==> design/flow/config.mk <==
export PLATFORM = sky130hd
export DESIGN_NAME = top
export DESIGN_NICKNAME = top
export VERILOG_FILES = /design/flow/design.v
export SDC_FILE = /design/flow/constraint.sdc
export NUM_CORES = 4
export LEC_CHECK = 0
export CAP_MARGIN = 20
export CORE_MARGIN = 2
export CORE_UTILIZATION = 72
export CTS_CLUSTER_SIZE = 35
export HOLD_SLACK_MARGIN = -0.1
export PLACE_DENSITY = 0.7
export SETUP_SLACK_MARGIN = 1.7
export SLEW_MARGIN = 20
==> design/flow/design.v <==
module top (
    input clk,                   
    input mode,                  
    input song,                  
    input plus,                  
    input minus,                 
    input rst,                   
    input set,                   
    input refer,                 
    input player1,               
    input player2,               
    output reg [8:0] rope,       
    output reg [1:0] sel,        
    output reg [1:0] ledr,       
    output reg [1:0] ledg,       
    output reg [1:0] ledb,       
    output reg [3:0] ledop,      
    output reg [7:0] segdata1,   
    output reg [7:0] segdata0,   
    output reg [7:0] seg,        
    output reg [7:0] sel8,       
    output reg ledplayer1,       
    output reg ledplayer2,       
    output reg buzzer,           
    output reg round_indicator_1, 
    output reg round_indicator_2 
);
wire playsong;                   
wire song_pulse;                 
wire mode_pulse;                 
wire plus_pulse;                 
wire minus_pulse;                
wire set_pulse;                  
wire refer_pulse;                
wire player1_pulse;              
wire player2_pulse;              
wire [1:0] led_slowgreen;        
wire [3:0] led_midyellow;        
wire [1:0] led_fastred;          
wire [8:0] led_rope_afk1;        
wire [1:0] led_win_afk1;         
wire [1:0] led_test_afk1;        
wire [8:0] led_rope_afk2;        
wire [1:0] led_win_afk2;         
wire [1:0] led_test_afk2;        
reg gameoverflag;                    
reg win1;                        
reg win2;                        
reg draw;                        
reg winflag_1;                   
reg winflag_2;                   
reg buzzerflag;                  
reg [1:0] modereg;               
reg [3:0] cycle;                 
reg [2:0] scan;                  
reg [3:0] score1;                
reg [3:0] score2;                
reg [3:0] win;                   
reg [3:0] now_round_reg1;        
reg [3:0] now_round_reg0;        
reg [7:0] secreg;                
reg [3:0] secreg1;               
reg [3:0] secreg0;               
reg [7:0] sec;                   
reg [3:0] sec1;                  
reg [3:0] sec0;                  
reg [4:0] now_round;             
reg [1:0] cntdownsec;            
reg [1:0] buzzer_gameover_1;     
reg [3:0] buzzer_gameover_8;     
reg [3:0] next_state;            
reg [3:0] current_state;         
reg [63:0] dispseg;              
reg [23:0] flick_cnt_1Hz;        
reg [23:0] flick_cnt_2Hz;        
reg [22:0] flick_cnt_4Hz_1;      
reg [22:0] flick_cnt_4Hz_2;      
reg [22:0] flick_cnt_4_33Hz;     
reg [23:0] buzzer_cnt_1Hz;       
reg [22:0] buzzer_cnt_4Hz;       
reg [25:0] buzzer_cnt_0_5Hz;     
reg [23:0] countdown_1Hz;        
reg [23:0] win_cnt_2Hz;          
parameter init              = 4'd0;
parameter time_set          = 4'd1;
parameter round_set         = 4'd2;
parameter finish_setting    = 4'd3;
parameter counting_down     = 4'd4;
parameter gaming            = 4'd5;
parameter check             = 4'd6;
parameter gameover          = 4'd7;
debounce mode_debounce (                               
    .clk (clk),
    .rst (rst),
    .key (mode),
    .key_pulse (mode_pulse)
);
debounce song_debounce (                               
    .clk (clk),
    .rst (rst),
    .key (song),
    .key_pulse (song_pulse)
);
debounce sec_plus_debounce (                               
    .clk (clk),
    .rst (rst),
    .key (plus),
    .key_pulse (plus_pulse)
);
debounce sec_minus_debounce (                               
    .clk (clk),
    .rst (rst),
    .key (minus),
    .key_pulse (minus_pulse)
);
debounce set_debounce (                               
    .clk (clk),
    .rst (rst),
    .key (set),
    .key_pulse (set_pulse)
);
debounce refer_debounce (                               
    .clk (clk),
    .rst (rst),
    .key (refer),
    .key_pulse (refer_pulse)
);
debounce player1_debounce (                               
    .clk (clk),
    .rst (rst),
    .key (player1),
    .key_pulse (player1_pulse)
);
debounce player2_debounce (                               
    .clk (clk),
    .rst (rst),
    .key (player2),
    .key_pulse (player2_pulse)
);
breath_led_slow greenslow (
    .clk(clk),
    .rst(rst),
    .ledslow1(led_slowgreen[0]),
    .ledslow2(led_slowgreen[1])
);
breath_led_mid yellowmid (
    .clk(clk),
    .rst(rst),
    .ledmid11(led_midyellow[0]),
    .ledmid12(led_midyellow[1]),
    .ledmid21(led_midyellow[2]),
    .ledmid22(led_midyellow[3])
);
breath_led_fast redfast (
    .clk(clk),
    .rst(rst),
    .ledfast1(led_fastred[0]),
    .ledfast2(led_fastred[1])
);
breath_led_afk1 afk1(
    .clk(clk),
    .rst(rst),
    .ledafkrope(led_rope_afk1),
    .ledafk1(led_win_afk1[0]),
    .ledafk2(led_win_afk1[1]),
    .ledafk3(led_test_afk1[0]),
    .ledafk4(led_test_afk1[1])
);
breath_led_afk2 afk2(
    .clk(clk),
    .rst(rst),
    .ledafkrope(led_rope_afk2),
    .ledafk1(led_win_afk2[0]),
    .ledafk2(led_win_afk2[1]),
    .ledafk3(led_test_afk2[0]),
    .ledafk4(led_test_afk2[1])
);
playsongs bgm(
    .clk(clk),
    .rst(gameoverflag),
    .song(song_pulse),
    .buzzer(playsong)
);
always @(posedge clk or negedge rst)
begin
    if(!rst)
    begin
        ledop[1] <= 0;
        current_state <= init;
    end
    else
    begin
        current_state <= next_state;
        ledop[1] <= 1;
    end
end
always @(posedge clk)
begin
    case(current_state)
    init:   next_state <= time_set;
    time_set:
    begin
        if(set_pulse)
        next_state <= round_set;
    end
    round_set:
    begin
        if(set_pulse)
        next_state <= finish_setting;
    end
    finish_setting:
    begin
        if(refer_pulse)
        next_state <= counting_down;
    end
    counting_down:
    begin
        if(cntdownsec == 0)
        next_state <= gaming;
    end
    gaming:
    begin
        if(secreg > 0)
        begin
            if(rope[0] || rope[8])
            next_state <= check;
        end
        else
        next_state<= check;
    end
    check:
    begin
        if((score1 == win)|| (score2 == win))
        next_state <= gameover;
        else
        begin
            if(refer_pulse)
            next_state <= counting_down;
        end
    end
    gameover:
    begin
        next_state <= gameover;
    end
    endcase
end
always @(posedge clk)
begin
    case(current_state)
    init:
    begin
        score1  <= 0;
        score2  <= 0;
        win1    <= 0;
        win2    <= 0;
        now_round<=1;
        draw    <= 0;
    end
    gaming:
    begin
        if      (rope[0])   begin win1 <= 1; win2 <= 0; end
        else if (rope[8])   begin win1 <= 0; win2 <= 1; end
        else if ((rope[0]||rope[1]||rope[2]||rope[3])&&(secreg == 0)) begin win1 <= 1; win2 <= 0; end
        else if ((rope[5]||rope[6]||rope[7]||rope[8])&&(secreg == 0)) begin win1 <= 0; win2 <= 1; end
        else if (rope[4]&&(secreg == 0)) begin draw <= 1; end
    end
    check:
    begin
        if      (win1)  begin score1 <= score1 + 1; now_round <= now_round + 1; win1 <= 0; end
        else if (win2)  begin score2 <= score2 + 1; now_round <= now_round + 1; win2 <= 0; end
        else if (draw)  begin now_round <= now_round + 1; draw <= 0; end
    end
    default:
    begin
        win1 <= 0;
        win2 <= 0;
    end
    endcase
end
always @(posedge clk)
begin
    case(current_state)
    init:
    begin
        ledr    <= 2'b00;
        ledg    <= 2'b11;
        ledb    <= 2'b11;
    end
    time_set:
    begin
    if(set_pulse)  
    begin
        ledr[1] <= 1;
        ledg[1] <= 0;
    end
    end
    round_set:
    begin
    if(set_pulse)  
    begin
        ledr[0] <= 1;
        ledg[0] <= 0;
    end  
    end
    finish_setting:
    begin
        if(refer_pulse)
        begin
            ledr <= 2'b11;
            ledg <= 2'b11;
            ledb <= 2'b11;
            flick_cnt_4Hz_1 <= 0;
        end
    end
    counting_down:
    begin
        if(flick_cnt_4Hz_1 >= 3_000)
        begin
            ledr <= ~ledr;
            ledg <= ~ledg;
            ledb <= ~ledb;
            flick_cnt_4Hz_1 <= 0;
        end
        else flick_cnt_4Hz_1 <= flick_cnt_4Hz_1 + 1;
        if(cntdownsec == 0)
        begin
            ledr <= 2'b11;
            ledg <= 2'b11;
            ledb <= 2'b11;
        end
    end
    gaming:
    begin
        if(rope[4])
        begin
            ledg[0] <= led_slowgreen[0];
            ledg[1] <= led_slowgreen[1];
            ledr[1] <= 1;
            ledr[0] <= 1;
        end
        else if(rope[2]||rope[3]||rope[5]||rope[6])
        begin
            ledg[0] <= led_midyellow[0];
            ledr[0] <= led_midyellow[1];
            ledg[1] <= led_midyellow[2];
            ledr[1] <= led_midyellow[3];
        end
        else if(rope[0]||rope[1]||rope[7]||rope[8])
        begin
            ledg[0] <= 1;
            ledg[1] <= 1;
            ledr[0] <= led_fastred[0];
            ledr[1] <= led_fastred[1];
        end
    end
    default:
    begin
        ledr    <= 2'b11;
        ledg    <= 2'b11;
        ledb    <= 2'b11;
        flick_cnt_4Hz_1 <= 0;
    end
    endcase
end
always @(posedge clk)
begin
    case(current_state)
    init:
    begin
        sec     <= 5;
        win     <= 1;
    end
    time_set:
    begin
        if(plus_pulse)  
        begin
            if (sec >= 95)
            sec <= 5;
            else
            sec <= sec + 5;
        end
        if(minus_pulse)  
        begin
            if (sec <= 5)
            sec <= 95;
            else
            sec <= sec - 5;
        end
    end
    round_set:
    begin
        if(plus_pulse)  
        begin
            if(win == 9) win <= 1;
            else win <= win + 1;
        end
        if(minus_pulse)  
        begin
            if(win == 1) win <= 9;
            else win <= win - 1;
        end
    end
    default: begin win <= win; end
    endcase
end
always @(posedge clk)
begin
    case(current_state)
    init:
    begin
        ledop[3] <= 1;
        ledop[2] <= 1;
        ledop[0] <= 1;
    end
    time_set:
    begin
        if(set) ledop[0] <= 1;
        else    ledop[0] <= 0;
        if(plus)ledop[2] <= 1;
        else    ledop[2] <= 0;
        if(minus)ledop[3] <= 1;
        else    ledop[3] <= 0;
    end
    round_set:
    begin
        if(set) ledop[0] <= 1;
        else    ledop[0] <= 0;
        if(plus)ledop[2] <= 1;
        else    ledop[2] <= 0;
        if(minus)ledop[3] <= 1;
        else    ledop[3] <= 0;
    end
    default:
    begin
        ledop[3] <= 1;
        ledop[2] <= 1;
        ledop[0] <= 1;
    end
    endcase
end
always @(posedge clk)
begin
    case(current_state)
    counting_down:
    begin
        if(flick_cnt_1Hz >= 12_000)
        begin
            cntdownsec <= cntdownsec - 1;
            flick_cnt_1Hz <= 0;
        end
        else flick_cnt_1Hz <= flick_cnt_1Hz + 1;
    end
    default:
    begin
        flick_cnt_1Hz <= 0;
        cntdownsec <= 3;
    end
    endcase
end
always @(posedge clk)
begin
    case(current_state)
    init: countdown_1Hz <= 0;
    counting_down:
    begin
        secreg <= sec;
    end
    gaming:
    begin
        if(countdown_1Hz >= 12_000)
        begin
            countdown_1Hz <= 0;
            secreg <= secreg - 1;
        end
        else countdown_1Hz <= countdown_1Hz + 1;
    end
    check:
    begin
        if(rope[0]||rope[8])    secreg <= secreg;
        if(secreg == 0)         secreg <= secreg;
    end
    endcase
end
always @(posedge clk)
begin
    if(current_state == init)
    begin
        sec1    <= 0;
        sec0    <= 0;
        secreg1 <= 0;
        secreg0 <= 0;
        now_round_reg1 <= 0;
        now_round_reg0 <= 0;
    end
    sec0 <= sec % 10;
    sec1 <= sec / 10;
    secreg0 <= secreg % 10;
    secreg1 <= secreg / 10;
    now_round_reg0 <= now_round % 10;
    now_round_reg1 <= now_round / 10;
end
always @(posedge clk)
begin
    case(current_state)
    init:
    begin
        sel <= 2'b11;
        flick_cnt_2Hz <= 0;
    end
    time_set:
    begin
        if(flick_cnt_2Hz>=6_000)
        begin
            sel <= ~sel;
            flick_cnt_2Hz <= 0;
        end
        else flick_cnt_2Hz <= flick_cnt_2Hz + 1;
    end
    round_set:
    begin
    sel[0] <= 1;
    if(flick_cnt_2Hz>=6_000)
        begin
            sel[1] <= ~sel[1];
            flick_cnt_2Hz <= 0;
        end
    else flick_cnt_2Hz <= flick_cnt_2Hz + 1;
    end
    finish_setting: sel <= 2'b00;
    counting_down: sel <= 2'b10;
    gaming: sel <= 2'b00;
    endcase
end
always @(posedge clk)
begin
    case(current_state)
    init: dispseg <= 64'h0;
    time_set:
    begin
    case(sec0)
        0: segdata0 <= 8'h3f;
        5: segdata0 <= 8'h6d;
    endcase
    case(sec1)
        0: segdata1 <= 8'h3f;
        1: segdata1 <= 8'h06;
        2: segdata1 <= 8'h5b;
        3: segdata1 <= 8'h4f;
        4: segdata1 <= 8'h66;
        5: segdata1 <= 8'h6d;
        6: segdata1 <= 8'h7d;
        7: segdata1 <= 8'h07;
        8: segdata1 <= 8'h7f;
        9: segdata1 <= 8'h6f;
    endcase
    end
    round_set:
    begin
    case(win)
        1: segdata1 <= 8'h06;
        2: segdata1 <= 8'h5b;
        3: segdata1 <= 8'h4f;
        4: segdata1 <= 8'h66;
        5: segdata1 <= 8'h6d;
        6: segdata1 <= 8'h7d;
        7: segdata1 <= 8'h07;
        8: segdata1 <= 8'h7f;
        9: segdata1 <= 8'h6f;
    endcase
    end
    finish_setting:
    begin
    case(sec0)
        0: segdata0 <= 8'h3f;
        5: segdata0 <= 8'h6d;
    endcase
    case(sec1)
        0: segdata1 <= 8'h3f;
        1: segdata1 <= 8'h06;
        2: segdata1 <= 8'h5b;
        3: segdata1 <= 8'h4f;
        4: segdata1 <= 8'h66;
        5: segdata1 <= 8'h6d;
        6: segdata1 <= 8'h7d;
        7: segdata1 <= 8'h07;
        8: segdata1 <= 8'h7f;
        9: segdata1 <= 8'h6f;
    endcase
    case(win)
    1:
    begin
        dispseg[63:56] <= 8'h06;     
        dispseg[55:48] <= 8'h40;     
        dispseg[47:40] <= 8'h3f;     
        dispseg[39:32] <= 8'h3f;     
        dispseg[31:24] <= 8'h3f;     
        dispseg[23:16] <= 8'h40;     
        dispseg[15:8]  <= 8'h40;     
        dispseg[7:0]   <= 8'h3f;     
    end
    2:
    begin
        dispseg[63:56] <= 8'h5b;     
        dispseg[55:48] <= 8'h40;     
        dispseg[47:40] <= 8'h3f;     
        dispseg[39:32] <= 8'h3f;     
        dispseg[31:24] <= 8'h3f;     
        dispseg[23:16] <= 8'h40;     
        dispseg[15:8]  <= 8'h40;     
        dispseg[7:0]   <= 8'h3f;     
    end
    3:
    begin
        dispseg[63:56] <= 8'h4f;     
        dispseg[55:48] <= 8'h40;     
        dispseg[47:40] <= 8'h3f;     
        dispseg[39:32] <= 8'h3f;     
        dispseg[31:24] <= 8'h3f;     
        dispseg[23:16] <= 8'h40;     
        dispseg[15:8]  <= 8'h40;     
        dispseg[7:0]   <= 8'h3f;     
    end
    4:
    begin
        dispseg[63:56] <= 8'h66;     
        dispseg[55:48] <= 8'h40;     
        dispseg[47:40] <= 8'h3f;     
        dispseg[39:32] <= 8'h3f;     
        dispseg[31:24] <= 8'h3f;     
        dispseg[23:16] <= 8'h40;     
        dispseg[15:8]  <= 8'h40;     
        dispseg[7:0]   <= 8'h3f;     
    end
    5:
    begin
        dispseg[63:56] <= 8'h6d;     
        dispseg[55:48] <= 8'h40;     
        dispseg[47:40] <= 8'h3f;     
        dispseg[39:32] <= 8'h3f;     
        dispseg[31:24] <= 8'h3f;     
        dispseg[23:16] <= 8'h40;     
        dispseg[15:8]  <= 8'h40;     
        dispseg[7:0]   <= 8'h3f;     
    end
    6:
    begin
        dispseg[63:56] <= 8'h7d;     
        dispseg[55:48] <= 8'h40;     
        dispseg[47:40] <= 8'h3f;     
        dispseg[39:32] <= 8'h3f;     
        dispseg[31:24] <= 8'h3f;     
        dispseg[23:16] <= 8'h40;     
        dispseg[15:8]  <= 8'h40;     
        dispseg[7:0]   <= 8'h3f;     
    end
    7:
    begin
        dispseg[63:56] <= 8'h07;     
        dispseg[55:48] <= 8'h40;     
        dispseg[47:40] <= 8'h3f;     
        dispseg[39:32] <= 8'h3f;     
        dispseg[31:24] <= 8'h3f;     
        dispseg[23:16] <= 8'h40;     
        dispseg[15:8]  <= 8'h40;     
        dispseg[7:0]   <= 8'h3f;     
    end
    8:
    begin
        dispseg[63:56] <= 8'h7f;     
        dispseg[55:48] <= 8'h40;     
        dispseg[47:40] <= 8'h3f;     
        dispseg[39:32] <= 8'h3f;     
        dispseg[31:24] <= 8'h3f;     
        dispseg[23:16] <= 8'h40;     
        dispseg[15:8]  <= 8'h40;     
        dispseg[7:0]   <= 8'h3f;     
    end
    9:
    begin
        dispseg[63:56] <= 8'h6f;     
        dispseg[55:48] <= 8'h40;     
        dispseg[47:40] <= 8'h3f;     
        dispseg[39:32] <= 8'h3f;     
        dispseg[31:24] <= 8'h3f;     
        dispseg[23:16] <= 8'h40;     
        dispseg[15:8]  <= 8'h40;     
        dispseg[7:0]   <= 8'h3f;     
    end
    endcase
    end
    counting_down:
    begin
    case(now_round_reg1)
        0: dispseg[47:40] <=8'h3f;
        1: dispseg[47:40] <=8'h06;
        2: dispseg[47:40] <=8'h5b;
        3: dispseg[47:40] <=8'h4f;
        4: dispseg[47:40] <=8'h66;
        5: dispseg[47:40] <=8'h6d;
        6: dispseg[47:40] <=8'h7d;
        7: dispseg[47:40] <=8'h07;
        8: dispseg[47:40] <=8'h7f;
        9: dispseg[47:40] <=8'h6f;
    endcase
    case(now_round_reg0)
        0: dispseg[39:32] <=8'h3f;
        1: dispseg[39:32] <=8'h06;
        2: dispseg[39:32] <=8'h5b;
        3: dispseg[39:32] <=8'h4f;
        4: dispseg[39:32] <=8'h66;
        5: dispseg[39:32] <=8'h6d;
        6: dispseg[39:32] <=8'h7d;
        7: dispseg[39:32] <=8'h07;
        8: dispseg[39:32] <=8'h7f;
        9: dispseg[39:32] <=8'h6f;
    endcase
    case(cntdownsec)   
        3: segdata0 <= 8'h4f;
        2: segdata0 <= 8'h5b;
        1: segdata0 <= 8'h06;
        0: segdata0 <= 8'h3f;
    endcase
    end
    gaming:
    begin
    case(secreg0)
        0: segdata0 <= 8'h3f;
        1: segdata0 <= 8'h06;
        2: segdata0 <= 8'h5b;
        3: segdata0 <= 8'h4f;
        4: segdata0 <= 8'h66;
        5: segdata0 <= 8'h6d;
        6: segdata0 <= 8'h7d;
        7: segdata0 <= 8'h07;
        8: segdata0 <= 8'h7f;
        9: segdata0 <= 8'h6f;
    endcase
    case(secreg1)
        0: segdata1 <= 8'h3f;
        1: segdata1 <= 8'h06;
        2: segdata1 <= 8'h5b;
        3: segdata1 <= 8'h4f;
        4: segdata1 <= 8'h66;
        5: segdata1 <= 8'h6d;
        6: segdata1 <= 8'h7d;
        7: segdata1 <= 8'h07;
        8: segdata1 <= 8'h7f;
        9: segdata1 <= 8'h6f;
    endcase
    end
    check:
    begin
    case(score1)
        0: dispseg[31:24] <= 8'h3f;
        1: dispseg[31:24] <= 8'h06;
        2: dispseg[31:24] <= 8'h5b;
        3: dispseg[31:24] <= 8'h4f;
        4: dispseg[31:24] <= 8'h66;
        5: dispseg[31:24] <= 8'h6d;
        6: dispseg[31:24] <= 8'h7d;
        7: dispseg[31:24] <= 8'h07;
        8: dispseg[31:24] <= 8'h7f;
        9: dispseg[31:24] <= 8'h6f;
    endcase
    case(score2)
        0: dispseg[7 : 0] <= 8'h3f;
        1: dispseg[7 : 0] <= 8'h06;
        2: dispseg[7 : 0] <= 8'h5b;
        3: dispseg[7 : 0] <= 8'h4f;
        4: dispseg[7 : 0] <= 8'h66;
        5: dispseg[7 : 0] <= 8'h6d;
        6: dispseg[7 : 0] <= 8'h7d;
        7: dispseg[7 : 0] <= 8'h07;
        8: dispseg[7 : 0] <= 8'h7f;
        9: dispseg[7 : 0] <= 8'h6f;
    endcase
    end
    gameover:
    begin
    if(score1 == win)
    begin
        dispseg[63:56] <= 8'h7d;
        dispseg[55:48] <= 8'h7d;
        dispseg[47:40] <= 8'h7d;
        dispseg[39:32] <= 8'h7d;
        dispseg[31:24] <= 8'h38;
        dispseg[23:16] <= 8'h3f;
        dispseg[15:8]  <= 8'h6d;
        dispseg[7:0]   <= 8'h79;
    end
    if(score2 == win)
    begin
        dispseg[63:56] <= 8'h38;
        dispseg[55:48] <= 8'h3f;
        dispseg[47:40] <= 8'h6d;
        dispseg[39:32] <= 8'h79;
        dispseg[31:24] <= 8'h7d;
        dispseg[23:16] <= 8'h7d;
        dispseg[15:8]  <= 8'h7d;
        dispseg[7:0]   <= 8'h7d;
    end
    end
    endcase
end
always @(posedge clk)
begin
    if(current_state >= finish_setting)
    begin
        scan <= scan + 1;
        case(scan)
        3'd0: begin sel8 <= 8'b1111_1110; seg <= dispseg[7:0]; end
        3'd1: begin sel8 <= 8'b1111_1101; seg <= dispseg[15:8]; end
        3'd2: begin sel8 <= 8'b1111_1011; seg <= dispseg[23:16]; end
        3'd3: begin sel8 <= 8'b1111_0111; seg <= dispseg[31:24]; end
        3'd4: begin sel8 <= 8'b1110_1111; seg <= dispseg[39:32]; end
        3'd5: begin sel8 <= 8'b1101_1111; seg <= dispseg[47:40]; end
        3'd6: begin sel8 <= 8'b1011_1111; seg <= dispseg[55:48]; end
        3'd7: begin sel8 <= 8'b0111_1111; seg <= dispseg[63:56]; end
        endcase
    end
    else sel8 <= 8'b1111_1111;
    if(current_state == init)
    begin
        scan <= 0;
        seg  <= 8'h00;
    end
end
always @(posedge clk)
begin
    case(current_state)
    init:
    begin
        flick_cnt_4_33Hz <= 0;
        cycle <= 1;
        winflag_2 <= 0;
        flick_cnt_4Hz_2 <= 0;
        rope <= 9'b0000_0_0000;
    end
    time_set:
    begin
        if      (modereg == 2'b00) rope <= led_rope_afk1;
        else if (modereg == 2'b01)
        begin
            rope[8:5] <= led_rope_afk2[8:5];
            rope[3:0] <= led_rope_afk2[3:0];
            rope[4] <= led_rope_afk2[4];
        end
        else if (modereg == 2'b10) rope <= 9'b1111_1_1111;
        else if (modereg == 2'b11) rope <= 9'b0000_0_0000;
    end
    round_set:
    begin
        if      (modereg == 2'b00) rope <= led_rope_afk1;
        else if (modereg == 2'b01)
        begin
            rope[8:5] <= led_rope_afk2[8:5];
            rope[3:0] <= led_rope_afk2[3:0];
            rope[4] <= led_rope_afk2[4];
        end
        else if (modereg == 2'b10) rope <= 9'b1111_1_1111;
        else if (modereg == 2'b11) rope <= 9'b0000_0_0000;
    end
    finish_setting: rope <= 9'b0000_0_0000;
    counting_down:
    begin
        if (flick_cnt_4_33Hz >= 2_769)
        begin
            cycle <= cycle + 1;
            flick_cnt_4_33Hz <= 0;
        end
        else flick_cnt_4_33Hz <= flick_cnt_4_33Hz + 1;
        case(cycle)
            1: rope <= 9'b1000_0_0001;
            2: rope <= 9'b0100_0_0010;
            3: rope <= 9'b0010_0_0100;
            4: rope <= 9'b0001_0_1000;
            5: rope <= 9'b0000_1_0000;
            6: rope <= 9'b0001_0_1000;
            7: rope <= 9'b0010_0_0100;
            8: rope <= 9'b0100_0_0010;
            9: rope <= 9'b1000_0_0001;
            10:rope <= 9'b0100_0_0010;
            11:rope <= 9'b0010_0_0100;
            12:rope <= 9'b0001_0_1000;
            13:rope <= 9'b0000_1_0000;
        endcase
    end
    gaming:
    begin
        if(player1_pulse) rope <= {rope[7:0],rope[8]};
        if(player2_pulse) rope <= {rope[0],rope[8:1]};
    end
    check:
    begin
        if((score1==win || score2==win )) winflag_2 <= 1;
        rope <= rope;
        flick_cnt_4_33Hz <= 0;
        cycle <= 1;
    end
    gameover:
    begin
        if((score1==win || score2==win ) && (winflag_2 == 1))
        begin
            rope <= 9'b0101_0_1010;
            winflag_2 <= 0;
        end
        if(flick_cnt_4Hz_2 >= 3_000)
        begin
            rope <= ~rope;
            flick_cnt_4Hz_2 <= 0;
        end
        else flick_cnt_4Hz_2 <= flick_cnt_4Hz_2 + 1;
    end
    default:
    begin
        flick_cnt_4_33Hz <= 0;
        cycle <= 1;
    end
    endcase
end
always @(posedge clk)
begin
    case(current_state)
    time_set:
    begin
        if(set_pulse||plus_pulse||minus_pulse||buzzerflag)
        begin
            if(buzzer_cnt_4Hz <= 1_500)
            begin
                buzzerflag <= 1;
                buzzer <= 1;
                buzzer_cnt_4Hz <= buzzer_cnt_4Hz + 1;
            end
            else
            begin
                buzzerflag <= 0;
                buzzer <= 0;
                buzzer_cnt_4Hz <= 0;
            end
        end
    end
    round_set:
    begin
        if(plus_pulse||minus_pulse||buzzerflag)
        begin
            if(buzzer_cnt_4Hz <= 1_500)
            begin
                buzzerflag <= 1;
                buzzer <= 1;
                buzzer_cnt_4Hz <= buzzer_cnt_4Hz + 1;
            end
            else
            begin
                buzzerflag <= 0;
                buzzer <= 0;
                buzzer_cnt_4Hz <= 0;
            end
        end
        if(set_pulse) buzzerflag <= 1;
    end
    finish_setting:
    begin
        if(buzzer_cnt_4Hz <= 1_500 && buzzerflag == 1)
        begin
            buzzerflag <= 1;
            buzzer <= 1;
            buzzer_cnt_4Hz <= buzzer_cnt_4Hz + 1;
        end
        else
        begin
            buzzerflag <= 0;
            buzzer <= 0;
            buzzer_cnt_4Hz <= 0;
        end
    end
    counting_down:
    begin
        if(buzzer_cnt_1Hz >= 6_000)
        begin
            buzzer <= ~buzzer;
            buzzer_cnt_1Hz <= 0;
        end
        else buzzer_cnt_1Hz <= buzzer_cnt_1Hz + 1;
    end
    check:
    begin
        if((score1==win || score2==win )) winflag_1 <= 1;
        if(buzzer_cnt_4Hz >= 1_500 && buzzer_gameover_8 < 8)
        begin
            buzzer <= ~buzzer;
            buzzer_cnt_4Hz <= 0;
            buzzer_gameover_8 <= buzzer_gameover_8 + 1;
        end
        else buzzer_cnt_4Hz <= buzzer_cnt_4Hz + 1;
    end
    gameover:
    begin
        if((score1==win || score2==win ) && (winflag_1 == 1))
        begin
            buzzer <= ~buzzer;
            winflag_1 <= 0;
        end
        if(buzzer_cnt_0_5Hz >= 24_000 && buzzer_gameover_1 < 1)
        begin
            buzzer <= ~buzzer;
            buzzer_cnt_0_5Hz <= 0;
            gameoverflag <= 1;
            buzzer_gameover_1 <= buzzer_gameover_1 + 1;
        end
        else buzzer_cnt_0_5Hz <= buzzer_cnt_0_5Hz + 1;
        if(buzzer_gameover_1 == 1)  buzzer <= playsong;
    end
    default:
    begin
        buzzer <= 0;
        buzzer_gameover_8 <= 0;
        buzzer_gameover_1 <= 0;
        buzzer_cnt_4Hz <= 0;
        buzzer_cnt_0_5Hz <= 0;
        winflag_1 <= 0;
        buzzerflag <= 0;
        gameoverflag <= 0;
    end 
    endcase
    if(current_state == init) buzzer_cnt_1Hz <= 0;
end
always @(posedge clk) 
begin
    case(current_state)
    time_set:
    begin
        if(modereg == 2'b00)
        begin
            ledplayer1 <= led_win_afk1[0];  
            ledplayer2 <= led_win_afk1[1];
        end
        else if(modereg == 2'b01)
        begin
            ledplayer1 <= led_win_afk2[0];  
            ledplayer2 <= led_win_afk2[1];
        end
        else if(modereg == 2'b10)
        begin
            ledplayer1 <= 1;  
            ledplayer2 <= 1;
        end
        else if(modereg == 2'b11)
        begin
            ledplayer1 <= 0;  
            ledplayer2 <= 0;
        end
    end
    round_set:
    begin
        if(modereg == 2'b00)
        begin
            ledplayer1 <= led_win_afk1[0];  
            ledplayer2 <= led_win_afk1[1];
        end
        else if(modereg == 2'b01)
        begin
            ledplayer1 <= led_win_afk2[0];  
            ledplayer2 <= led_win_afk2[1];
        end
        else if(modereg == 2'b10)
        begin
            ledplayer1 <= 1;  
            ledplayer2 <= 1;
        end
        else if(modereg == 2'b11)
        begin
            ledplayer1 <= 0;  
            ledplayer2 <= 0;
        end
    end
    check:
    begin
        if(win_cnt_2Hz >= 3_000)
        begin
            win_cnt_2Hz <= 0;
            if(rope[0]||rope[1]||rope[2]||rope[3])
            ledplayer1 <= ~ledplayer1;
            if(rope[5]||rope[6]||rope[7]||rope[8])
            ledplayer2 <= ~ledplayer2;
        end
        else win_cnt_2Hz <= win_cnt_2Hz + 1;
    end
    gameover:
    begin
        if(win_cnt_2Hz >= 3_000)
        begin
            win_cnt_2Hz <= 0;
            if(score1 == win)
            ledplayer1 <= ~ledplayer1;
            if(score2 == win)
            ledplayer2 <= ~ledplayer2;
        end
        else win_cnt_2Hz <= win_cnt_2Hz + 1;
    end
    default:
    begin
        ledplayer1 <= 0;
        ledplayer2 <= 0;
        win_cnt_2Hz <= 0;
    end
    endcase
end
always @(posedge clk)
begin
    case(current_state)
    time_set:
    begin
        if(modereg == 2'b00)
        begin
            round_indicator_1 <= led_test_afk1[0];
            round_indicator_2 <= led_test_afk1[1];
        end
        else if(modereg == 2'b01)
        begin
            round_indicator_1 <= led_test_afk2[0];
            round_indicator_2 <= led_test_afk2[1];
        end
        else if(modereg == 2'b10)
        begin
            round_indicator_1 <= 1;
            round_indicator_2 <= 1;
        end
        else if(modereg == 2'b11)
        begin
            round_indicator_1 <= 0;
            round_indicator_2 <= 0;
        end
    end
    round_set:
    begin
        if(modereg == 2'b00)
        begin
            round_indicator_1 <= led_test_afk1[0];
            round_indicator_2 <= led_test_afk1[1];
        end
        else if(modereg == 2'b01)
        begin
            round_indicator_1 <= led_test_afk2[0];
            round_indicator_2 <= led_test_afk2[1];
        end
        else if(modereg == 2'b10)
        begin
            round_indicator_1 <= 1;
            round_indicator_2 <= 1;
        end
        else if(modereg == 2'b11)
        begin
            round_indicator_1 <= 0;
            round_indicator_2 <= 0;
        end
    end
    default:
    begin
        round_indicator_1 <= 0;
        round_indicator_2 <= 0;
    end
    endcase
end
always @(posedge clk or negedge rst)
begin
    if(!rst) modereg <= 2'b00;
    else if(mode_pulse) modereg <= modereg + 1;
end
endmodule
module debounce (clk,rst,key,key_pulse);
parameter       N  =  1;                       
input             clk;
input             rst;
input 	[N-1:0]   key;                         
output  [N-1:0]   key_pulse;                   
reg     [N-1:0]   key_rst_pre;                 
reg     [N-1:0]   key_rst;                     
wire    [N-1:0]   key_edge;                    
always @(posedge clk or negedge rst)
begin
    if (!rst) begin
        key_rst <= {N{1'b1}};                 
        key_rst_pre <= {N{1'b1}};
    end
    else begin
        key_rst <= key;                      
        key_rst_pre <= key_rst;              
    end    
end
assign key_edge = key_rst_pre & (~key_rst); 
reg	[7:0]	  cnt;                        
always @(posedge clk or negedge rst)
begin
    if(!rst)
        cnt <= 8'h0;
    else if(key_edge)
        cnt <= 8'h0;
    else
        cnt <= cnt + 1'h1;
end  
reg     [N-1:0]   key_sec_pre;                 
reg     [N-1:0]   key_sec;                    
always @(posedge clk or negedge rst)
begin
    if (!rst) 
        key_sec <= {N{1'b1}};                
    else if (cnt==8'hff)
        key_sec <= key;  
end
always @(posedge clk or negedge rst)
begin
    if (!rst)
        key_sec_pre <= {N{1'b1}};
    else                   
        key_sec_pre <= key_sec;             
end      
assign key_pulse = key_sec_pre & (~key_sec);     
endmodule
module breath_led_slow(clk,rst,ledslow1,ledslow2);
input clk;             	 
input rst;             	 
output reg ledslow1;     
output reg ledslow2;
reg [24:0] cnt1;       	 
reg [24:0] cnt2;       	 
reg flag;              	 
parameter   CNT_NUM = 40;	 
always@(posedge clk or negedge rst) begin 
	if(!rst) begin
		cnt1<=13'd0;
		end 
	else begin
		if(cnt1>=CNT_NUM-1) 
			cnt1<=1'b0;
		else 
			cnt1<=cnt1+1'b1; 
		end
	end
always@(posedge clk or negedge rst) begin 
	if(!rst) begin
		cnt2<=13'd0;
		flag<=1'b0;
	end 
	else begin
		if(cnt1==CNT_NUM-1) begin	 
			if(!flag) begin       	 
				if(cnt2>=CNT_NUM-1)	 
					flag<=1'b1;
				else
					cnt2<=cnt2+1'b1;
			end 
			else begin           	 
				if(cnt2<=0)          
					flag<=1'b0;
				else 
					cnt2<=cnt2-1'b1;
			end
		end
	else cnt2<=cnt2;   	 
	ledslow1 <= (cnt1<cnt2)?1'b0:1'b1;
	ledslow2 <= (cnt2<cnt1)?1'b0:1'b1;
	end
end
endmodule
module breath_led_mid(clk,rst,ledmid11,ledmid12,ledmid21,ledmid22);
input clk;             	 
input rst;             	 
output reg ledmid11;     
output reg ledmid12;
output reg ledmid21;
output reg ledmid22;
reg [24:0] cnt1;       	 
reg [24:0] cnt2;       	 
reg flag;              	 
parameter   CNT_NUM = 24;	 
always@(posedge clk or negedge rst) begin 
	if(!rst) begin
		cnt1<=13'd0;
		end 
	else begin
		if(cnt1>=CNT_NUM-1) 
			cnt1<=1'b0;
		else 
			cnt1<=cnt1+1'b1; 
		end
	end
always@(posedge clk or negedge rst) begin 
	if(!rst) begin
		cnt2<=13'd0;
		flag<=1'b0;
	end 
	else begin
		if(cnt1==CNT_NUM-1) begin	 
			if(!flag) begin       	 
				if(cnt2>=CNT_NUM-1)	 
					flag<=1'b1;
				else
					cnt2<=cnt2+1'b1;
			end 
			else begin           	 
				if(cnt2<=0)          
					flag<=1'b0;
				else 
					cnt2<=cnt2-1'b1;
			end
		end
	else cnt2<=cnt2;   	 
	ledmid11 <= (cnt1<cnt2)?1'b0:1'b1;
	ledmid12 <= ledmid11;
	ledmid21 <= (cnt2<cnt1)?1'b0:1'b1;
	ledmid22 <= ledmid21;
	end
end
endmodule
module breath_led_fast(clk,rst,ledfast1,ledfast2);
input clk;             	 
input rst;             	 
output reg ledfast1;     
output reg ledfast2;
reg [24:0] cnt1;       	 
reg [24:0] cnt2;       	 
reg flag;              	 
parameter   CNT_NUM = 15;	 
always@(posedge clk or negedge rst) begin 
	if(!rst) begin
		cnt1<=13'd0;
		end 
	else begin
		if(cnt1>=CNT_NUM-1) 
			cnt1<=1'b0;
		else 
			cnt1<=cnt1+1'b1; 
		end
	end
always@(posedge clk or negedge rst) begin 
	if(!rst) begin
		cnt2<=13'd0;
		flag<=1'b0;
	end 
	else begin
		if(cnt1==CNT_NUM-1) begin	 
			if(!flag) begin       	 
				if(cnt2>=CNT_NUM-1)	 
					flag<=1'b1;
				else
					cnt2<=cnt2+1'b1;
			end 
			else begin           	 
				if(cnt2<=0)          
					flag<=1'b0;
				else 
					cnt2<=cnt2-1'b1;
			end
		end
	else cnt2<=cnt2;   	 
	ledfast1 <= (cnt1<cnt2)?1'b0:1'b1;
	ledfast2 <= (cnt2<cnt1)?1'b0:1'b1;
	end
end
endmodule
module breath_led_afk1(clk,rst,ledafkrope,ledafk1,ledafk2,ledafk3,ledafk4);
input clk;             	 
input rst;             	 
output reg [8:0] ledafkrope;     
output reg ledafk1;
output reg ledafk2;
output reg ledafk3;
output reg ledafk4;
reg [24:0] cnt1;       	 
reg [24:0] cnt2;       	 
reg flag;              	 
parameter   CNT_NUM = 40;	 
always@(posedge clk or negedge rst) begin 
	if(!rst) begin
		cnt1<=13'd0;
		end 
	else begin
		if(cnt1>=CNT_NUM-1) 
			cnt1<=1'b0;
		else 
			cnt1<=cnt1+1'b1; 
		end
	end
always@(posedge clk or negedge rst) begin 
	if(!rst) begin
		cnt2<=13'd0;
		flag<=1'b0;
	end 
	else begin
		if(cnt1==CNT_NUM-1) begin	 
			if(!flag) begin       	 
				if(cnt2>=CNT_NUM-1)	 
					flag<=1'b1;
				else
					cnt2<=cnt2+1'b1;
			end 
			else begin           	 
				if(cnt2<=0)          
					flag<=1'b0;
				else 
					cnt2<=cnt2-1'b1;
			end
		end
	else cnt2<=cnt2;   	 
	ledafkrope[8] <= (cnt1<cnt2)?1'b0:1'b1;
	ledafkrope[7] <= (cnt1<cnt2)?1'b0:1'b1;
	ledafkrope[6] <= (cnt1<cnt2)?1'b0:1'b1;
	ledafkrope[5] <= (cnt1<cnt2)?1'b0:1'b1;
	ledafkrope[4] <= (cnt1<cnt2)?1'b0:1'b1;
	ledafkrope[3] <= (cnt1<cnt2)?1'b0:1'b1;
	ledafkrope[2] <= (cnt1<cnt2)?1'b0:1'b1;
	ledafkrope[1] <= (cnt1<cnt2)?1'b0:1'b1;
	ledafkrope[0] <= (cnt1<cnt2)?1'b0:1'b1;
	ledafk1 <= (cnt1<cnt2)?1'b0:1'b1;
	ledafk2 <= (cnt1<cnt2)?1'b0:1'b1;
	ledafk3 <= (cnt1<cnt2)?1'b0:1'b1;
	ledafk4 <= (cnt1<cnt2)?1'b0:1'b1;
	end
end
endmodule
module breath_led_afk2(clk,rst,ledafkrope,ledafk1,ledafk2,ledafk3,ledafk4);
input clk;             	 
input rst;             	 
output reg [8:0] ledafkrope;     
output reg ledafk1;
output reg ledafk2;
output reg ledafk3;
output reg ledafk4;
reg [24:0] cnt1;       	 
reg [24:0] cnt2;       	 
reg flag;              	 
parameter   CNT_NUM = 40;	 
always@(posedge clk or negedge rst) begin 
	if(!rst) begin
		cnt1<=13'd0;
		end 
	else begin
		if(cnt1>=CNT_NUM-1) 
			cnt1<=1'b0;
		else 
			cnt1<=cnt1+1'b1; 
		end
	end
always@(posedge clk or negedge rst) begin 
	if(!rst) begin
		cnt2<=13'd0;
		flag<=1'b0;
	end 
	else begin
		if(cnt1==CNT_NUM-1) begin	 
			if(!flag) begin       	 
				if(cnt2>=CNT_NUM-1)	 
					flag<=1'b1;
				else
					cnt2<=cnt2+1'b1;
			end 
			else begin           	 
				if(cnt2<=0)          
					flag<=1'b0;
				else 
					cnt2<=cnt2-1'b1;
			end
		end
	else cnt2<=cnt2;   	 
	ledafkrope[8] <= (cnt1<cnt2)?1'b0:1'b1;
	ledafkrope[7] <= (cnt1<cnt2)?1'b0:1'b1;
	ledafkrope[6] <= (cnt1<cnt2)?1'b0:1'b1;
	ledafkrope[5] <= (cnt1<cnt2)?1'b0:1'b1;
	ledafkrope[4] <= (cnt1>cnt2)?1'b0:1'b1;
	ledafkrope[3] <= (cnt1<cnt2)?1'b0:1'b1;
	ledafkrope[2] <= (cnt1<cnt2)?1'b0:1'b1;
	ledafkrope[1] <= (cnt1<cnt2)?1'b0:1'b1;
	ledafkrope[0] <= (cnt1<cnt2)?1'b0:1'b1;
	ledafk1 <= (cnt1>cnt2)?1'b0:1'b1;
	ledafk2 <= (cnt1>cnt2)?1'b0:1'b1;
	ledafk3 <= (cnt1>cnt2)?1'b0:1'b1;
	ledafk4 <= (cnt1>cnt2)?1'b0:1'b1;
	end
end
endmodule
module playsongs(
    input clk,
    input rst,
    input song,
    output reg buzzer
);
parameter   N_sil= 440,  
            N_do = 458,  
            N_re = 408,  
            N_mi = 364,  
            N_fa = 343,  
            N_so = 306,  
            N_la = 272,  
            N_si = 243,  
            stoptime= 11,
            dotime  = 13,
            retime  = 14,
            mitime  = 16,
            fatime  = 17,
            sotime  = 19,
            latime  = 22,
            sitime  = 24;
reg [16:0]	cnt0;	     
reg [10:0]	cnt1;	     
reg	[6 :0]	cnt2;	     
reg	[16:0]	pre_set;	 
wire[16:0]	pre_div;	 
reg	[10:0]	cishu;	     
wire[10:0]	cishu_div;	 
reg [1: 0]  flag;	     
reg	[6 :0]	YINFU;	     
always @(posedge clk or negedge rst)
begin
    if(!rst)        flag <= 2'b00;
    else if(song)   flag <= flag + 1;
end
always @(posedge clk or negedge rst)
begin
    if(!rst)                YINFU <= 66;
    else if(flag == 2'b00)  YINFU <= 66;
    else if(flag == 2'b01)  YINFU <= 48;
    else if(flag == 2'b10)  YINFU <= 36;
    else                    YINFU <= 1;
end
always @(posedge clk or negedge rst)
begin
    if(!rst)                    cnt0 <= 0;
    else if(flag == 2'b11)      cnt0 <= 0;
    else if(song)               cnt0 <= 0;
    else
    begin
        if(cnt0 == pre_set - 1) cnt0 <= 0;
        else                    cnt0 <= cnt0 + 1;
    end
end
always @(posedge clk or negedge rst)
begin
    if(!rst)                    cnt1 <= 0;
    else if(flag == 2'b11)      cnt1 <= 0;
    else if(song)               cnt1 <= 0;
    else
    begin
        if(cnt0 == pre_set - 1)
        begin
            if(cnt1 == cishu)   cnt1 <= 0;
            else                cnt1 <= cnt1 + 1;
        end
    end
end
always @(posedge clk or negedge rst)
begin
    if(!rst)                        cnt2 <= 0;
    else if(flag == 2'b11)          cnt2 <= 0;
    else if(song)                   cnt2 <= 0;
    else
    begin
        if(cnt1 == cishu && cnt0 == pre_set - 1)
        begin
            if(cnt2 == YINFU - 1)   cnt2 <= 0;
            else                    cnt2 <= cnt2 + 1;
        end
    end
end
always @(*)
begin
    case(pre_set)
        N_sil:cishu<= stoptime;
        N_do:cishu <= dotime;
        N_re:cishu <= retime;
        N_mi:cishu <= mitime;
        N_fa:cishu <= fatime;
        N_so:cishu <= sotime;
        N_la:cishu <= latime;
        N_si:cishu <= sitime;
        default:cishu <= stoptime;
    endcase
end
always @(*)
begin
    if(flag == 2'b00)
    begin
        case(cnt2)	 
            0 : pre_set <= N_mi;
            1 : pre_set <= N_mi;
            2 : pre_set <= N_fa;
            3 : pre_set <= N_so;
            4 : pre_set <= N_so;
            5 : pre_set <= N_fa;
            6 : pre_set <= N_mi;
            7 : pre_set <= N_re;
            8 : pre_set <= N_do;
            9 : pre_set <= N_do;
            10: pre_set <= N_re;
            11: pre_set <= N_mi;            
            12: pre_set <= N_mi;
            13: pre_set <= N_re;
            14: pre_set <= N_re;
            15: pre_set <= N_sil;
            16: pre_set <= N_mi;
            17: pre_set <= N_mi;
            18: pre_set <= N_fa;
            19: pre_set <= N_so;
            20: pre_set <= N_so;
            21: pre_set <= N_fa;
            22: pre_set <= N_mi;
            23: pre_set <= N_re;
            24: pre_set <= N_do;
            25: pre_set <= N_do;
            26: pre_set <= N_re;
            27: pre_set <= N_mi;
            28: pre_set <= N_re;
            29: pre_set <= N_do;
            30: pre_set <= N_do;
            31: pre_set <= N_sil;
            32: pre_set <= N_re;
            33: pre_set <= N_re;
            34: pre_set <= N_mi;
            35: pre_set <= N_do;
            36: pre_set <= N_re;
            37: pre_set <= N_mi;
            38: pre_set <= N_fa;
            39: pre_set <= N_mi;
            40: pre_set <= N_do;
            41: pre_set <= N_re;
            42: pre_set <= N_mi;
            43: pre_set <= N_fa;
            44: pre_set <= N_mi;
            45: pre_set <= N_re;
            46: pre_set <= N_do;
            47: pre_set <= N_re;
            48: pre_set <= N_so;
            49: pre_set <= N_sil;
            50: pre_set <= N_mi;
            51: pre_set <= N_mi;
            52: pre_set <= N_fa;
            53: pre_set <= N_so;
            54: pre_set <= N_so;
            55: pre_set <= N_fa;
            56: pre_set <= N_mi;
            57: pre_set <= N_re;
            58: pre_set <= N_do;
            59: pre_set <= N_do;
            60: pre_set <= N_re;
            61: pre_set <= N_mi;
            62: pre_set <= N_re;
            63: pre_set <= N_do;
            64: pre_set <= N_do;
            65: pre_set <= N_sil;
            default: pre_set <= N_sil;
        endcase
    end
    else if (flag == 2'b01)
    begin
        case(cnt2)	 
            0 : pre_set <= N_do;
            1 : pre_set <= N_do;
            2 : pre_set <= N_so;
            3 : pre_set <= N_so;
            4 : pre_set <= N_la;
            5 : pre_set <= N_la;
            6 : pre_set <= N_so;
            7 : pre_set <= N_sil;
            8 : pre_set <= N_fa;
            9 : pre_set <= N_fa;
            10: pre_set <= N_mi;
            11: pre_set <= N_mi;
            12: pre_set <= N_re;
            13: pre_set <= N_re;
            14: pre_set <= N_do;
            15: pre_set <= N_sil;
            16: pre_set <= N_so;
            17: pre_set <= N_so;
            18: pre_set <= N_fa;
            19: pre_set <= N_fa;
            20: pre_set <= N_mi;
            21: pre_set <= N_mi;
            22: pre_set <= N_re;
            23: pre_set <= N_sil;
            24: pre_set <= N_so;
            25: pre_set <= N_so;
            26: pre_set <= N_fa;
            27: pre_set <= N_fa;
            28: pre_set <= N_mi;
            29: pre_set <= N_mi;
            30: pre_set <= N_re;
            31: pre_set <= N_sil;
            32: pre_set <= N_do;
            33: pre_set <= N_do;
            34: pre_set <= N_so;
            35: pre_set <= N_so;
            36: pre_set <= N_la;
            37: pre_set <= N_la;
            38: pre_set <= N_so;
            39: pre_set <= N_sil;
            40: pre_set <= N_fa;
            41: pre_set <= N_fa;
            42: pre_set <= N_mi;
            43: pre_set <= N_mi;
            44: pre_set <= N_re;
            45: pre_set <= N_re;
            46: pre_set <= N_do;
            47: pre_set <= N_sil;
            default: pre_set <= N_sil;
        endcase
    end
    else if (flag == 2'b10)
    begin
        case(cnt2)	 
            0 : pre_set <= N_do;
            1 : pre_set <= N_re;
            2 : pre_set <= N_mi;
            3 : pre_set <= N_do;
            4 : pre_set <= N_do;
            5 : pre_set <= N_re;
            6 : pre_set <= N_mi;
            7 : pre_set <= N_do;
            8 : pre_set <= N_mi;
            9 : pre_set <= N_fa;
            10: pre_set <= N_so;
            11: pre_set <= N_sil;
            12: pre_set <= N_mi;
            13: pre_set <= N_fa;
            14: pre_set <= N_so;
            15: pre_set <= N_sil;
            16: pre_set <= N_so;
            17: pre_set <= N_la;
            18: pre_set <= N_so;
            19: pre_set <= N_fa;
            20: pre_set <= N_mi;
            21: pre_set <= N_do;
            22: pre_set <= N_so;
            23: pre_set <= N_la;
            24: pre_set <= N_so;
            25: pre_set <= N_fa;
            26: pre_set <= N_mi;
            27: pre_set <= N_do;
            28: pre_set <= N_re;
            29: pre_set <= N_so;
            30: pre_set <= N_do;
            31: pre_set <= N_sil;
            32: pre_set <= N_re;
            33: pre_set <= N_so;
            34: pre_set <= N_do;
            35: pre_set <= N_sil;
            default: pre_set <= N_sil;
        endcase
    end
    else    pre_set <= N_sil;
end
assign pre_div = pre_set / 2;
assign cishu_div = cishu * 4 / 5;
always @(posedge clk or negedge rst)
begin
    if(!rst)                    buzzer <= 0;
    else if(pre_set != N_sil)
    begin
        if(cnt1 < cishu_div)
        begin
            if(cnt0 < pre_div)  buzzer <= 0;
            else                buzzer <= 1;
        end
        else                    buzzer <= 0;
    end
    else                        buzzer <= 0;
end
endmodule
==> design/flow/run.sh <==
#!/bin/bash
# the make line also repeats each setting of config.mk as NAME=value (left out here)
make -C /OpenROAD-flow-scripts/flow DESIGN_CONFIG=/design/flow/config.mk WORK_HOME=/design/flow/orfs CLKGATE_MAP_FILE= finish
==> design/flow/constraint.sdc <==
create_clock -name core_clock -period 5.84 [get_ports {clk}]
set_input_delay 1.1680 -clock core_clock [delete_from_list [all_inputs] [get_ports {clk}]]
set_output_delay 1.1680 -clock core_clock [all_outputs]
set_load 0.01 [all_outputs]
==> results.toml, run 1 <==
# flow metrics
[timing]
clock_skew_ps = 24.74
worst_pin_slew_ps = 1065
setup_viol = 0
final.period_utilization_pct = 89.31
setup_tns_ps = 0
hold_viol = 0
timing.slew.headroom_pct = 28.51
fin_crit_ps = 5216
slew_viol_final = 0
timing.fmax_mhz = 191.7
rsz0062_at_grt = "true"

[power]
p_leak_nw = 22.33
p_per_area_nw_per_um2 = 360.2
powerSeq_w = 0.00890
power.net_switching_w = 0.006470
power.share.switching_pct = 33.57
pwr.group.clock_w = 0.00553
clkPwrFrac_pct = 28.7
pg_comb_w = 0.00485
power-top-group = "registers"
internal-power_w = 0.01280
p_seq_share_pct = 46.2
combPwrFrac_pct = 25.2
ir_drop_mv = 0.2535

[worst_setup_path]
worst_path_max_delay_cell = "dfrtp_2"
worst-path-stages = 28
ff2ff_setup_slack_ps = 620
crit_start = "bgm.cnt2[0]$_DFFE_PN0P_"
path_buffers = 4
cp_max_fo = 6
worstPathArrival_ps = 5770
crit_end = "bgm.buzzer$_DFF_PN0_"
ff2ff_path_depth = 28
cp_data_required_time_ps = 6400
end_kind = "register"
max_stage_delay_ps = 490
cpLargestDelayFamily = "AND-OR/OR-AND gates"
crit_top_cell = "ha_4"
r2r_end = "bgm.buzzer$_DFF_PN0_"
worst_setup_path_start_kind = "register"
r2r-start = "bgm.cnt2[0]$_DFFE_PN0P_"
setup.worst_path.class = "reg -> reg"

[route]
avgRoutedWirePerCell_um = 17.58
antenna_cells = 0
routed_wl_mm = 107.3
vias = 37290
drtIter0Drc = 3242
viasPerCell = 6.109
dr.pass1.iters = 9
ant_nets = 0
drc_errors = 0

[yosys]
ys_top_logic_family = "simple AND/OR/NAND/NOR gates"
syn_area_um2 = 47380
top_cells_by_area = "edfxtp_1 (21%), dfrtp_1 (19%), ha_1 (9.7%)"
ys_warn_count = 8
synthSimpleGateAreaFrac_pct = 17.95
synth_seq_share_pct = 46.06
synthAoiAreaFrac_pct = 14.08
yosysChipArea_um2 = 47380
synth.most_common_cell = "nor2_1"
ys_sh_adder_pct = 10.01
numSynthFlops = 824
mux_share_pct = 1.286
synth.largest_area_cell = "edfxtp_1"
synth_stat.cells = 4893
ys.flop_type = "dfrtp_1"
edf_count = 328
xor_share_pct = 6.765
postSynthCellCount = 4893
synth_area_per_cell_um2 = 9.684
async_flop_share_pct = 48.67
ys_types = 92
top_cell_area_share_pct = 20.79
netlist_top_cells_count = "nor2_1 (514), nand2_1 (370), dfrtp_1 (368), ha_1 (368), edfxtp_1 (328)"

[clock_network]
clk_path_buf_depth = 3
cts.htree.levels = 3
clk_pin_slew_ps = 60
cts_sinks = 824
worst_skew_pair.late_latency_ps = 630
cts_tree = "done"
numCtsBuffers = 85
cts_root_buffer = "clkbuf_16"

[floorplan]
die-area_um2 = 67880
die_x_um = 260.5
io_pins = 68
rows = 94
die_h_um = 260.5
initCoreUtil_pct = 72.33
core-area_um2 = 65510

[run]
warnings = 106
drv_cap = 0

[grt]
first_global_vias = 35840
grt_start_max_net_pins = 111
grt_pass1_wl_mm = 175.4
grt_overflow = 0
antenna_found_initial = 1
grt_usage_pct = 31.38

[place]
routabilityCongestion = 0.9419
port_buffers = 64
hpwl_mm = 74.24

[worst_hold_path]
min_to = "mode_debounce.key_rst_pre$_DFF_PN1_"
hold_start = "mode_debounce.key_rst$_DFF_PN1_"
hold_path.class = "reg -> reg"
whs_path_depth = 0

[final_layout]
syn_to_final_growth_pct = 12.92
fin_util_pct = 81.67
fin_nets = 5554

[run_status]
outcome = "complete, no violations"
==> repair_timing <==
item	CTS	global route
endpoints found under the setup margin	55	86
hold endpoints to repair	0	0
gates cloned	0	0
pin swaps	26	20
gates resized	61	29
buffers inserted	28	23
hold buffers	0	0
==> layout make-up <==
class                      instances  area, um^2
fill                            4116       12010
inverter                         291        1109
multi-input combinational       3777       24900
sequential                       824       21840
timing repair buffer             192        1712
clock inverter                    31       310.3
clock buffer                     126        2551
tap                              864        1081
==> through the flow <==
step	setup slack, ps	hold slack (ps)	area (um^2)	power [W]	instances
6_report	624.4	361.0	53510	0.01927	6105
5_1_grt	383.2	369.0	53510	0.02020	6105
4_1_cts	620.6	363.4	53200	0.01920	6081
3_5_place_dp	176.2	358.2	49860	0.01359	5896
3_3_place_gp	276.0	354.3	49850	0.01338	5895
2_1_floorplan	399.0	354.1	48240	0.01193	5068
==> layer usage <==
layer	vias up	part of all wire [%]	global-route usage [%]
met3	254	5.6	4.138
met2	1214	49	53.95
met1	17870	42	41.38
met5	-	0	0
li1	17950	-	-
met4	0	3.0	10.13
==> inputs of run 2 (changes only) <==
CAP_MARGIN = 5   (was 20)
CTS_CLUSTER_DIAMETER = 357   (was default)
CTS_CLUSTER_SIZE = default   (was 35)
HOLD_SLACK_MARGIN = -0.04   (was -0.1)
PLACE_DENSITY = 0.64   (was 0.7)
SETUP_SLACK_MARGIN = 1.25   (was 1.7)
clock period = 4.33 ns   (was 5.84 ns; I/O delays follow)
==> results.toml, run 2 <==
# flow metrics
[floorplan]
core-area_um2 = 65510
rows = 94
die_x_um = 260.5
io_pins = 68
die-area_um2 = 67880
initCoreUtil_pct = 72.33
die_h_um = 260.5

[power]
clkPwrFrac_pct = 29.2
ir_drop_mv = 0.4576
powerSeq_w = 0.0119
p_seq_share_pct = 43.9
power-top-group = "registers"
power.share.switching_pct = 33.96
combPwrFrac_pct = 26.9
p_leak_nw = 23.79
internal-power_w = 0.01795
p_per_area_nw_per_um2 = 475.4
pg_comb_w = 0.00732
power.net_switching_w = 0.009231
pwr.group.clock_w = 0.00792

[worst_setup_path]
worstPathArrival_ps = 5770
ff2ff_path_depth = 26
crit_start = "bgm.cnt2[0]$_DFFE_PN0P_"
crit_top_cell = "ha_4"
end_kind = "register"
cpLargestDelayFamily = "AND-OR/OR-AND gates"
worst_setup_path_start_kind = "register"
max_stage_delay_ps = 470
r2r_end = "bgm.buzzer$_DFF_PN0_"
worst-path-stages = 26
ff2ff_setup_slack_ps = -880
setup.worst_path.class = "reg -> reg"
cp_data_required_time_ps = 4890
cp_max_fo = 6
crit_end = "bgm.buzzer$_DFF_PN0_"
path_buffers = 3
worst_path_max_delay_cell = "dfrtp_2"
r2r-start = "bgm.cnt2[0]$_DFFE_PN0P_"

[clock_network]
numCtsBuffers = 85
cts.htree.levels = 3
clk_pin_slew_ps = 50
worst_skew_pair.late_latency_ps = 650
cts_root_buffer = "clkbuf_16"
cts_tree = "done"
cts_sinks = 824
clk_path_buf_depth = 3

[yosys]
xor_share_pct = 6.765
netlist_top_cells_count = "nor2_1 (514), nand2_1 (370), dfrtp_1 (368), ha_1 (368), edfxtp_1 (328)"
synth_seq_share_pct = 46.06
numSynthFlops = 824
edf_count = 328
yosysChipArea_um2 = 47380
mux_share_pct = 1.286
postSynthCellCount = 4893
synthAoiAreaFrac_pct = 14.08
synth_area_per_cell_um2 = 9.684
top_cells_by_area = "edfxtp_1 (21%), dfrtp_1 (19%), ha_1 (9.7%)"
synth_stat.cells = 4893
ys_sh_adder_pct = 10.01
synthSimpleGateAreaFrac_pct = 17.95
syn_area_um2 = 47380
top_cell_area_share_pct = 20.79
ys.flop_type = "dfrtp_1"
synth.largest_area_cell = "edfxtp_1"
ys_warn_count = 8
ys_top_logic_family = "simple AND/OR/NAND/NOR gates"
ys_types = 92
synth.most_common_cell = "nor2_1"
async_flop_share_pct = 48.67

[grt]
grt_overflow = 0
antenna_found_initial = 1
grt_usage_pct = 35.17
grt_start_max_net_pins = 92
grt_pass1_wl_mm = 194.5
first_global_vias = 39000

[route]
antenna_cells = 0
viasPerCell = 6.487
routed_wl_mm = 133.8
vias = 41190
drc_errors = 0
dr.pass1.iters = 9
avgRoutedWirePerCell_um = 21.07
drtIter0Drc = 4598
ant_nets = 0

[run]
warnings = 103
drv_cap = 0

[timing]
setup_viol = 1
hold_viol = 0
worst_pin_slew_ps = 1082
timing.slew.headroom_pct = 27.59
clock_skew_ps = 28.37
timing.fmax_mhz = 192.0
rsz0062_at_grt = "true"
slew_viol_final = 0
hold_ws_ps = 211.4
fin_crit_ps = 5207
layout_setup_ws_ps = -877.1
final.period_utilization_pct = 120.3

[worst_hold_path]
hold_path.class = "in -> async"

[final_layout]
fin_util_pct = 87.29
syn_to_final_growth_pct = 20.68
fin_nets = 5798

[run_status]
outcome = "finished with violations"
checkFailReasons = "negative setup slack"

[place]
port_buffers = 64
hpwl_mm = 77.36
routabilityCongestion = 0.9288
## run 2: repair_timing
action / in CTS / in global routing
gates resized: 206 / 204
cloned: 1 / 1
buffers inserted: 80 / 70
pin swaps: 102 / 130
endpoints found under the setup margin: 126 / 118
hold buffers: 0 / 0
## run 2: routing by layer
metal	vias to the layer above	track usage [%]	wire length (um)
li1	18440	-	-
met1	19690	43.51	50010
met2	2320	61.24	65240
met3	746	5.458	10170
met4	2	15.32	8339
met5	-	0	10
## run 2: through the flow
stage	worst slack [ps]	instances	power (W)	setup TNS, ps	cell area [um^2]
global placement	-1134	6040	0.01822	-3806	51120
detailed placement	-1207	6040	0.01856	-4314	51120
floorplan	-1111	5068	0.01617	-1111	48400
global route	-1065	6350	0.02830	-1586	57180
finish	-877.1	6350	0.02718	-877.1	57180
CTS	-831.6	6279	0.02662	-831.6	55720
## run 2: cell type report
class	count	area [um^2]
multi-input combinational	3778	26380
sequential	824	21850
tap	864	1081
inverter	291	1116
fill	3139	8328
clock inverter	39	551.8
clock buffer	119	2450
timing repair buffer	435	3751
==> inputs of run 3 (changes only) <==
ABC_AREA = 1   (was default)
CAP_MARGIN = 20   (was 5)
CTS_CLUSTER_DIAMETER = 395   (was 357)
CTS_CLUSTER_SIZE = 16   (was default)
HOLD_SLACK_MARGIN = default   (was -0.04)
PLACE_DENSITY = 0.43   (was 0.64)
SETUP_SLACK_MARGIN = default   (was 1.25)
==> results.toml, run 3 <==
# flow metrics
[run_status]
outcome = "finished with violations"
checkFailReasons = "negative setup slack"

[clock_network]
cts_hold_buffers = 0
cts.htree.levels = 2
numCtsBuffers = 57
worst_skew_pair.late_latency_ps = 640
cts_tree = "done"
clk_pin_slew_ps = 80
cts_sinks = 824
cts_root_buffer = "clkbuf_16"
clk_path_buf_depth = 3

[worst_setup_path]
crit_start = "bgm.cnt2[0]$_DFFE_PN0P_"
crit_top_cell = "nand2_1"
worst_path_max_delay_cell = "dfrtp_1"
cpLargestDelayFamily = "simple AND/OR/NAND/NOR gates"
cp_max_fo = 4
worstPathArrival_ps = 5160
path_buffers = 8
worst-path-stages = 40
setup.worst_path.class = "reg -> reg"
end_kind = "register"
ff2ff_setup_slack_ps = -300
max_stage_delay_ps = 410
crit_end = "bgm.buzzer$_DFF_PN0_"
worst_setup_path_start_kind = "register"
r2r-start = "bgm.cnt2[0]$_DFFE_PN0P_"
cp_data_required_time_ps = 4860
r2r_end = "bgm.buzzer$_DFF_PN0_"
ff2ff_path_depth = 40

[timing]
hold_viol = 0
clock_skew_ps = 24.43
hold_ws_ps = 250.5
timing.slew.headroom_pct = 26.31
layout_setup_ws_ps = -304.5
rsz0062_at_grt = "true"
fin_crit_ps = 4635
final.period_utilization_pct = 107.0
setup_viol = 2
timing.fmax_mhz = 215.8
worst_pin_slew_ps = 1078
slew_viol_final = 0

[route]
routed_wl_mm = 112.9
dr.pass1.iters = 7
drc_errors = 0
viasPerCell = 5.747
avgRoutedWirePerCell_um = 16.13
antenna_cells = 0
ant_nets = 0
vias = 40250
drtIter0Drc = 3388

[grt]
grt_overflow = 0
busiest_layer = "met2"
use_met1_pct = 43.58
grt_usage_pct = 32.36
grt_start_max_net_pins = 91
grt_pass1_wl_mm = 187.3
grt_use_met2_pct = 54.98
grt.met3_usage_pct = 4.299
first_global_vias = 38970
antenna_found_initial = 2

[yosys]
top_cell_area_share_pct = 20.51
synth.most_common_cell = "nand2_1"
synth_seq_share_pct = 45.46
ys_warn_count = 8
syn_area_um2 = 48010
yosysChipArea_um2 = 48010
edf_count = 328
synthAoiAreaFrac_pct = 11.31
ys_top_logic_family = "simple AND/OR/NAND/NOR gates"
postSynthCellCount = 5655
synth_stat.cells = 5655
ys.flop_type = "dfrtp_1"
ys_sh_adder_pct = 9.799
numSynthFlops = 824
synth.largest_area_cell = "edfxtp_1"
mux_share_pct = 0.02085
ys_types = 81
synthSimpleGateAreaFrac_pct = 22.07
xor_share_pct = 4.029
top_cells_by_area = "edfxtp_1 (21%), dfrtp_1 (19%), ha_1 (9.6%)"
synth_area_per_cell_um2 = 8.490
async_flop_share_pct = 48.67
netlist_top_cells_count = "nand2_1 (1011), inv_1 (782), nor2_1 (575)"

[floorplan]
initCoreUtil_pct = 72.90
die_x_um = 262.2
core-area_um2 = 65860
rows = 94
die_h_um = 262.2
io_pins = 68
die-area_um2 = 68760

[run]
drv_cap = 0
warnings = 103

[final_layout]
fin_nets = 6474
n_fill_cell = 4280
stdcell_count = 7003
syn_to_final_growth_pct = 12.05
fin_util_pct = 81.68

[power]
power-top-group = "registers"
internal-power_w = 0.01334
p_leak_nw = 24.75
p_per_area_nw_per_um2 = 361.3
p_seq_share_pct = 44.1
powerSeq_w = 0.00856
power.net_switching_w = 0.006099
pwr.group.clock_w = 0.00521
pg_comb_w = 0.00566
combPwrFrac_pct = 29.1
clkPwrFrac_pct = 26.8
power.share.switching_pct = 31.38
ir_drop_mv = 0.4418

[place]
placed_cells_incl_taps = 6868
hpwl_mm = 83.12
routabilityCongestion = 0.9428
port_buffers = 64

[worst_hold_path]
hold_path.class = "in -> async"
run 3: stage by stage:
step / setup TNS [ps] / setup WS, ps / total power (W) / cell area [um^2]
2_1_floorplan: -183.2 / -183.2 / 0.01164 / 48700
3_3_place_gp: -425.7 / -425.7 / 0.01349 / 51560
3_5_place_dp: -510.8 / -510.8 / 0.01361 / 51560
4_1_cts: -216.1 / -207.6 / 0.01909 / 53550
5_1_grt: -1525 / -563.6 / 0.02036 / 53790
6_report: -362.8 / -304.5 / 0.01944 / 53790
run 3: what timing repair did:
item | CTS | global route
gates resized | 48 | 52
buffers inserted | 20 | 8
endpoints found under the setup margin | 1 | 23
pin swaps | 27 | 37
run 3: area by class of cell:
type / instances / area [um^2] / share of cell area, %
Clock buffer: 104 / 1603 / 2.979
Sequential cell: 824 / 21830 / 40.58
Inverter: 811 / 3065 / 5.698
Timing Repair Buffer: 294 / 2445 / 4.545
Tap cell: 864 / 1081 / 2.010
Multi-Input combinational cell: 4103 / 23730 / 44.10
Clock inverter: 3 / 47.55 / 0.08838
run 3: metal layers:
| layer | up-vias | share of wire (%) |
|---|---|---|
| met4 | 2 | 2.7 |
| met5 | - | 0.0097 |
| li1 | 19770 | - |
| met1 | 18880 | 42 |
| met2 | 1367 | 48 |
| met3 | 231 | 6.6 |
No activity file was given, so power comes from the tool's default toggle rates.
